Setup of build 95:
## ALU
module ALU (
    input  logic clk,
    input  logic rst_n,
    input  logic [5:0] alu_op,
    input  logic word,
    input  logic [15:0] a,
    input  logic [15:0] b,
    input  logic cf_in,
    input  logic [4:0] shift_cnt,
    output logic [15:0] result
);
Settings: LEC_CHECK=0, CAP_MARGIN=20, CORE_MARGIN=2, CORE_UTILIZATION=65, CTS_CLUSTER_DIAMETER=98, SLEW_MARGIN=20, TNS_END_PERCENT=5; clock period 29.6 ns.
run.sh (not shown) runs the stock make flow with config.mk's settings and CLKGATE_MAP_FILE=.
Build 95 did not run to completion, as it errored out during global routing (5_1_grt).
Edits applied to the flow inputs when going from build 95 to build 26:
# build 95
export LEC_CHECK = 0
export CAP_MARGIN = 20
export CORE_MARGIN = 2
export CORE_UTILIZATION = 65
export CTS_CLUSTER_DIAMETER = 98
export SLEW_MARGIN = 20
export TNS_END_PERCENT = 5
create_clock -name core_clock -period 29.6 [get_ports {clk}]
# build 26
export LEC_CHECK = 0
export CAP_MARGIN = 20
export CORE_MARGIN = 2
export CORE_UTILIZATION = 40
export SLEW_MARGIN = 20
create_clock -name core_clock -period 100.0 [get_ports {clk}]
--- outcome ---
Gate count after technology mapping came out exactly the same in build 95 and build 26. Build 95 did not make it past global routing (5_1_grt), where a tool error ended it. Build 26 reached the end of the flow, and the finished layout is clean on the timing, DRC and antenna checks. Build 26 vs build 95: instance area at placement down by more than 10%. Build 26: number of buffers added for setup after CTS lower than build 95. Diff build 95 and build 26: die area lower in build 95. Build 95 and build 26 ended up with nearly the same async set-or-reset flop fraction in the synthesized netlist. Against build 95, build 26 comes in 15000 sq um higher on core area.
Here is what was changed in the inputs of build 44 compared with build 26.
# build 26
export LEC_CHECK = 0
export CAP_MARGIN = 20
export CORE_MARGIN = 2
export CORE_UTILIZATION = 40
export SLEW_MARGIN = 20
create_clock -name core_clock -period 100.0 [get_ports {clk}]
# build 44
export LEC_CHECK = 0
export CAP_MARGIN = 20
export CORE_ASPECT_RATIO = 0.5
export CORE_MARGIN = 2
export CORE_UTILIZATION = 67
export CTS_CLUSTER_SIZE = 10
export SLEW_MARGIN = 20
create_clock -name core_clock -period 100.0 [get_ports {clk}]
Findings:
Area overhead of the layout relative to synthesis was lower in the run labelled build 44. When the final numbers for build 26 and build 44 were put side by side, the worst hold slack turned out to be smaller in build 26. Build 26 -> build 44: maximum resistive drop on vdd decreased by more than 10%. Cmp build 26 and build 44 / tally of filler cells in the layout / lower: build 44. Highest routing layer actually used: met4 -> build 44, met5 -> build 26. Combinational share of power: build 26 vs build 44 — no meaningful difference. When the final numbers for build 26 and build 44 were put side by side, the minimum clock period turned out to be smaller in build 26.
Relative to build 44, the following input files were edited for build 45:
# build 44
export LEC_CHECK = 0
export CAP_MARGIN = 20
export CORE_ASPECT_RATIO = 0.5
export CORE_MARGIN = 2
export CORE_UTILIZATION = 67
export CTS_CLUSTER_SIZE = 10
export SLEW_MARGIN = 20
create_clock -name core_clock -period 100.0 [get_ports {clk}]
# build 45
export LEC_CHECK = 0
export ABC_AREA = 1
export CAP_MARGIN = 20
export CELL_PAD_IN_SITES_GLOBAL_PLACEMENT = 3
export CORE_ASPECT_RATIO = 0.5
export CORE_MARGIN = 2
export CORE_UTILIZATION = 29
export CTS_CLUSTER_DIAMETER = 397
export CTS_CLUSTER_SIZE = 98
export GPL_ROUTABILITY_DRIVEN = 0
export HOLD_SLACK_MARGIN = -0.06
export PLACE_DENSITY_LB_ADDON = 0.19
export SLEW_MARGIN = 20
export TNS_END_PERCENT = 40
create_clock -name core_clock -period 100.0 [get_ports {clk}]
--- outcome ---
- Looking at number of antenna repair diodes, build 45 sits 2 below build 44.
- Diff build 44 -> build 45 | die width | up by more than half
- Taking build 44 as the reference, in build 45 total detailed-routing wirelength saw an increase, cell area after layout saw an increase, power saw a decrease.
- The core of build 45 is less densely filled than that of build 44.
- Summary: with build 44 as the reference, chip area in build 45 moved up by more than 100%.

ALU again, from the RTL that the note above started with.
clock: 31.5 ns
lec_check: 0
abc_area: 1
cap_margin: 40
cell_pad_in_sites_detail_placement: 2
cell_pad_in_sites_global_placement: 1
core_aspect_ratio: 0.57
core_margin: 2
core_utilization: 40
cts_cluster_diameter: 400
gpl_timing_driven: 0
hold_slack_margin: 0.18
max_routing_layer: met4
min_routing_layer: met2
setup_slack_margin: 5.0
slew_margin: 20
The baseline did not get past detailed placement (3_5_place_dp) on DPL-0033.
Change:
Settings changed: CAP_MARGIN 40 to 20, CTS_CLUSTER_DIAMETER 400 to not set, GPL_TIMING_DRIVEN 0 to not set, HOLD_SLACK_MARGIN 0.18 to not set.
This time the run never finished: it broke off in clock tree synthesis (4_1_cts) (DPL-0033).
Die size stays the same.
Synthesized area stays the same.
Synthesized cell count stays the same.
Change:
Settings changed: ABC_AREA 1 to not set, CELL_PAD_IN_SITES_DETAIL_PLACEMENT 2 to not set, CELL_PAD_IN_SITES_GLOBAL_PLACEMENT 1 to not set, CORE_ASPECT_RATIO 0.57 to not set, CORE_UTILIZATION 40 to 25, MAX_ROUTING_LAYER met4 to not set, MIN_ROUTING_LAYER met2 to not set, SETUP_SLACK_MARGIN 5.0 to not set.
Clock period 31.5 ns to 52.8 ns, I/O delays scaled along.
=>
- The changed run passed the timing, DRC and antenna checks
- area after synthesis falls by about 1.2%
- die area rises by 57%
- synthesized cell count falls by about 15%

ALU again, from the RTL that the note above started with.
export LEC_CHECK = 0
export ABC_AREA = 1
export CAP_MARGIN = 15
export CORE_ASPECT_RATIO = 1.26
export CORE_MARGIN = 2
export CORE_UTILIZATION = 72
export CTS_CLUSTER_DIAMETER = 393
export CTS_CLUSTER_SIZE = 98
export PLACE_DENSITY = 0.42
export SETUP_SLACK_MARGIN = 2.94
export SLEW_MARGIN = 20
export TNS_END_PERCENT = 45
create_clock -name core_clock -period 30.4 [get_ports {clk}]
The baseline did not get past global routing (5_1_grt) (GRT-0232).
Rerun with:
ABC_AREA = not set   (was 1)
CAP_MARGIN = 20   (was 15)
CORE_ASPECT_RATIO = not set   (was 1.26)
CORE_UTILIZATION = 57   (was 72)
CTS_CLUSTER_DIAMETER = not set   (was 393)
CTS_CLUSTER_SIZE = not set   (was 98)
PLACE_DENSITY = not set   (was 0.42)
SETUP_SLACK_MARGIN = not set   (was 2.94)
TNS_END_PERCENT = not set   (was 45)
clock period = 34.3 ns   (was 30.4 ns; I/O delays follow)
Outcome:
- With this change the flow went through all stages and came out clean
- die size is higher by 24%
- synthesized cell count is lower by 15%
- synthesized area is lower by 1.2%
Rerun with:
CORE_UTILIZATION = 65   (was 57)
CTS_CLUSTER_DIAMETER = 98   (was not set)
clock period = 36.7 ns   (was 34.3 ns; I/O delays follow)
After rerunning: Sequential cell count does not change. Design area went down by a few percent. Wire length went down by a few percent. Die size went down by roughly a tenth. Combinational power went down by roughly a tenth. Total power went down by roughly a tenth. Global-route usage went up by 3.0 points. Sequential power went down by a few percent. First-iteration DRC count went up by a few percent.
Rerun with:
CORE_UTILIZATION = 58   (was 65)
CTS_CLUSTER_DIAMETER = not set   (was 98)
TNS_END_PERCENT = 5   (was not set)
clock period = 29.3 ns   (was 36.7 ns; I/O delays follow)
With this change the flow finished but failed the layout checks on negative setup slack; sequential power increases by 27%; clock-buffer cell count stays the same; critical path depth increases by 6; worst setup slack degrades by 4.4 ns; area after synthesis does not change.
Rerun with:
ABC_AREA = 1   (was not set)
HOLD_SLACK_MARGIN = 0.29   (was not set)
clock period = 56.3 ns   (was 29.3 ns; I/O delays follow)
Outcome:
- Now the flow completed without violations
- synthesized cell count goes up by about a fifth
- clock power shrinks by well over a third
- setup slack gets better by 19 ns
- total power falls by well over a third
- routed wire length decreases by well over a third
- sequential cell count stays the same
- clock-buffer cell count does not change
- final area falls by a quarter to a third
- hold slack gains 5.4 ns
- combinational power decreases by well over a third
Power and IR drop assume default switching activity.
